Design CPU, start of the top module:
module CPU(
    input Clock,
    input Reset,
    input [15:0] Mem_Data,
	 input SerialValid,
	 input [15:0] SerialDataIn,
	 input [7:0] GamePad,
    output [15:0] Mem_Addr,
    output Mem_Write,
    output [15:0] Data_Out,
	 output [15:0] VGA_Start,
	 output [15:0] VGA_Row,
	 output SerialSend,
	 output SerialRead,
	 output [15:0] SerialDataOut
    );
==> flow/config.mk <==
export PLATFORM = sky130hd
export DESIGN_NAME = CPU
export DESIGN_NICKNAME = CPU
export VERILOG_FILES = /design/flow/design.v
export SDC_FILE = /design/flow/constraint.sdc
export NUM_CORES = 4
export LEC_CHECK = 0
export CAP_MARGIN = 15
export CELL_PAD_IN_SITES_DETAIL_PLACEMENT = 2
export CORE_MARGIN = 2
export CORE_UTILIZATION = 40
export CTS_CLUSTER_DIAMETER = 292
export CTS_CLUSTER_SIZE = 76
export GPL_ROUTABILITY_DRIVEN = 0
export GPL_TIMING_DRIVEN = 0
export HOLD_SLACK_MARGIN = -0.01
export MAX_ROUTING_LAYER = met4
export MIN_ROUTING_LAYER = met1
export PLACE_DENSITY_LB_ADDON = 0.28
export SETUP_SLACK_MARGIN = 0.26
export SLEW_MARGIN = 5
==> flow/constraint.sdc <==
create_clock -name core_clock -period 13.0 [get_ports {Clock}]
set_input_delay 2.6000 -clock core_clock [delete_from_list [all_inputs] [get_ports {Clock}]]
set_output_delay 2.6000 -clock core_clock [all_outputs]
set_load 0.01 [all_outputs]
run.sh (not shown) runs the stock make flow with config.mk's settings and CLKGATE_MAP_FILE=.
The baseline aborted during global routing.
Rerun with:
Settings changed: CAP_MARGIN 15 to 20, CELL_PAD_IN_SITES_DETAIL_PLACEMENT 2 to not set, CORE_UTILIZATION 40 to 61, CTS_CLUSTER_DIAMETER 292 to not set, CTS_CLUSTER_SIZE 76 to not set, GPL_ROUTABILITY_DRIVEN 0 to not set, GPL_TIMING_DRIVEN 0 to not set, HOLD_SLACK_MARGIN -0.01 to not set, MAX_ROUTING_LAYER met4 to not set, MIN_ROUTING_LAYER met1 to not set, PLACE_DENSITY_LB_ADDON 0.28 to not set, SETUP_SLACK_MARGIN 0.26 to 2.52, SLEW_MARGIN 5 to 20.
Clock period 13.0 ns to 9.23 ns, I/O delays scaled along.
Effect: Now the flow finished with timing, DRC and antenna clean; die area came out lower by a quarter to a third; synthesized cell count stays the same; synthesized area does not change.
Rerun with:
Settings changed: CAP_MARGIN 20 to 35, CORE_MARGIN 2 to 5, CORE_UTILIZATION 61 to 38, MAX_ROUTING_LAYER set to met4, PLACE_DENSITY set to 0.6, SETUP_SLACK_MARGIN 2.52 to not set, SLEW_MARGIN 20 to 15.
Clock period 9.23 ns to 13.0 ns, I/O delays scaled along.
What happened:
- final area drops by a few percent
- die area climbs by well over a third
- combinational power drops by well over a third
- clock skew stays flat
- hold slack stays flat
- critical path depth stays the same
- worst setup slack improves by 0.47 ns
- synthesized area is unchanged
- synthesized cell count stays the same
- power drops by a quarter to a third
- routed wire length climbs by a few percent
Rerun with:
Settings changed: CELL_PAD_IN_SITES_DETAIL_PLACEMENT set to 2, CORE_MARGIN 5 to 4, CORE_UTILIZATION 38 to 33, CTS_CLUSTER_DIAMETER set to 172, CTS_CLUSTER_SIZE set to 21, GPL_TIMING_DRIVEN set to 0, PLACE_DENSITY 0.6 to not set, PLACE_DENSITY_LB_ADDON set to 0.16.
Clock period 13.0 ns to 8.91 ns, I/O delays scaled along.
Result:
- Now the flow finished with negative setup slack left
- wire length is higher by a quarter to a third
- sequential power went up by well over a third
- clock-buffer cell count goes down by 40
- total power goes up by well over a third
- hold slack improved by 0.013 ns
- via count goes up by roughly a tenth
- first-iteration DRC count fell by roughly a tenth
Rerun with:
Settings changed: ABC_AREA set to 0, CAP_MARGIN 35 to 20, CELL_PAD_IN_SITES_DETAIL_PLACEMENT 2 to not set, CELL_PAD_IN_SITES_GLOBAL_PLACEMENT set to 0, CORE_MARGIN 4 to 2, CORE_UTILIZATION 33 to 66, CTS_CLUSTER_DIAMETER 172 to 29, CTS_CLUSTER_SIZE 21 to 85, GPL_TIMING_DRIVEN 0 to not set, MIN_ROUTING_LAYER set to met1, PLACE_DENSITY_LB_ADDON 0.16 to not set, SETUP_SLACK_MARGIN set to 1.16, SLEW_MARGIN 15 to 20, TNS_END_PERCENT set to 35.
Clock period 8.91 ns to 7.09 ns, I/O delays scaled along.
This time the run failed in global routing. Area after synthesis is unchanged. Die size falls by about 50%. Synthesized cell count does not change.
Rerun with:
Settings changed: ABC_AREA 0 to 1, CAP_MARGIN 20 to 0, CELL_PAD_IN_SITES_GLOBAL_PLACEMENT 0 to 2, CORE_ASPECT_RATIO set to 0.71, CORE_UTILIZATION 66 to 71, CTS_CLUSTER_DIAMETER 29 to 218, CTS_CLUSTER_SIZE 85 to 35, MAX_ROUTING_LAYER met4 to not set, MIN_ROUTING_LAYER met1 to not set, SETUP_SLACK_MARGIN 1.16 to 0.37, TNS_END_PERCENT 35 to 15.
Clock period 7.09 ns to 11.0 ns, I/O delays scaled along.
- This time the run ended with an error in global placement without I/O with GPL-0301
- die area drops by 6.2%
- synthesized cell count climbs by 32%
- area after synthesis climbs by about 0.7%
Power is estimated from default activity; no workload was simulated.
